==> v1 <==
==> flow/design.v <==
`timescale 1ns / 1ps
module booth(
    input clk,
    input load,
    input reset,
    input [31:0] M,  
    input [31:0] Q,  
    output reg [63:0] P,  
    output done           
    );
    reg signed [63:0] A;                
    reg signed [31:0] Q_temp;            
    reg signed [31:0] M_temp;            
    reg [4:0] Count;                       
    reg Q_minus_one;                     
    always @(posedge clk)
    begin
        if (reset == 1) 
        begin
            A = 64'b0;
            Q_minus_one = 0;
            P = 64'b0;
            Q_temp = 32'b0;
            M_temp = 32'b0;
            Count = 5'd16;
        end
        else if (load == 1)
        begin
            Q_temp = Q;
            M_temp = M;
            A = 64'b0;    
            Q_minus_one = 0;  
            Count = 5'd16;    
        end
        else if (Count > 5'd0)
        begin
            case ({Q_temp[1:0], Q_minus_one})
                3'b000, 3'b111:   
                    begin
                    end
                3'b001, 3'b010:   
                    begin
                        A = A + {{32{M_temp[31]}}, M_temp};
                    end
                3'b011:   
                    begin
                        A = A + ({{32{M_temp[31]}}, M_temp} << 1); 
                    end
                3'b100:   
                    begin
                        A = A - ({{32{M_temp[31]}}, M_temp} << 1); 
                    end
                3'b101, 3'b110:   
                    begin
                        A = A - {{32{M_temp[31]}}, M_temp}; 
                    end
            endcase
            Q_minus_one = Q_temp[1];
            Q_temp = {A[1:0], Q_temp[31:2]};   
            A = {A[63], A[63:2]};   
            Count = Count - 1'b1;
        end
        else
        begin
            Count = 5'b0;
        end
        P = {A[31:0], Q_temp};
    end
    assign done = (Count == 5'd0);
endmodule
==> flow/run.sh <==
#!/bin/bash
# the make line also repeats each setting of config.mk as NAME=value (left out here)
make -C /OpenROAD-flow-scripts/flow DESIGN_CONFIG=/design/flow/config.mk WORK_HOME=/design/flow/orfs CLKGATE_MAP_FILE= finish
==> flow/config.mk <==
export PLATFORM = sky130hd
export DESIGN_NAME = booth
export DESIGN_NICKNAME = booth
export VERILOG_FILES = /design/flow/design.v
export SDC_FILE = /design/flow/constraint.sdc
export NUM_CORES = 4
export LEC_CHECK = 0
export CAP_MARGIN = 0
export CORE_MARGIN = 2
export CORE_UTILIZATION = 72
export CTS_CLUSTER_DIAMETER = 199
export CTS_CLUSTER_SIZE = 95
export PLACE_DENSITY = 0.42
export SLEW_MARGIN = 20
export TNS_END_PERCENT = 15
==> flow/constraint.sdc <==
create_clock -name core_clock -period 4.12 [get_ports {clk}]
set_input_delay 0.8240 -clock core_clock [delete_from_list [all_inputs] [get_ports {clk}]]
set_output_delay 0.8240 -clock core_clock [all_outputs]
set_load 0.01 [all_outputs]
==> v22: changes against v1 <==
Settings changed: CAP_MARGIN 0 to 20, CORE_ASPECT_RATIO set to 1.68, CORE_UTILIZATION 72 to 40, CTS_CLUSTER_DIAMETER 199 to 392, CTS_CLUSTER_SIZE 95 to 98, PLACE_DENSITY 0.42 to unset, TNS_END_PERCENT 15 to unset.
==> flow/constraint.sdc (replaced) <==
create_clock -name core_clock -period 10.0 [get_ports {clk}]
set_input_delay 2.0000 -clock core_clock [delete_from_list [all_inputs] [get_ports {clk}]]
set_output_delay 2.0000 -clock core_clock [all_outputs]
set_load 0.01 [all_outputs]
==> v6: changes against v1 <==
Settings changed: CAP_MARGIN 0 to 20, PLACE_DENSITY 0.42 to unset.
==> flow/constraint.sdc (replaced) <==
create_clock -name core_clock -period 5.23 [get_ports {clk}]
set_input_delay 1.0460 -clock core_clock [delete_from_list [all_inputs] [get_ports {clk}]]
set_output_delay 1.0460 -clock core_clock [all_outputs]
set_load 0.01 [all_outputs]
==> summary.txt <==
impl run done, here's what came out: Die Outline Area=22200 um^2, SO Viols=negative setup slack, placer's final routability congestion estimate=1.01, Final setup violation count=2, Placement Cell Area=16600 um^2, Core Density at Floorplan=72.8%, placed wire-length estimate after detailed placement=37800 um, worst path setup slack after routing=-0.0333 ns, outcome=complete, but fails checks, count of standard-cell rows=53
-- figures above: v6

==> summary.txt <==
run results: outcome=stopped before the end, Fail Step=clock tree synthesis, Run Error=[ERROR DPL-0038] Utilization greater than 100%, impossible to legalize, Core Density at Floorplan=72.8%, Die Outline Area=22200 um^2, placed wire-length estimate after detailed placement=54800 um, Post-synth top cells=sky130_fd_sc_hd__a21oi_1, sky130_fd_sc_hd__nand2_1, sky130_fd_sc_hd__nor2_1, placer's final routability congestion estimate=1.08, setup slack at placement=-1.25 ns, Mux cell area share=2.58%, Placement Cell Area=19800 um^2, cell count after synthesis=2141, Core Region=20800 um^2
-- figures above: v1

==> summary.txt <==
impl run done, here's what came out: Final setup violation count=0, internal power component=1.28 mW, type of the worst min-delay path=register to register, placer's final routability congestion estimate=0.979, reg-to-reg setup timing slack=3.65 ns, most used standard cell by instance count after synthesis=sky130_fd_sc_hd__a21oi_1, Core Density at Floorplan=40.5%, count of standard-cell rows=92, count of hold-fix buffers inserted at cts=0, worst-path cell with the longest stage delay=sky130_fd_sc_hd__or4_4, outcome=no timing/DRC/antenna violations, Post-Route M1 WL=19300 um, Die Outline Area=39500 um^2, worst path setup slack after routing=3.65 ns
-- figures above: v22

Power is estimated from default activity; no workload was simulated.
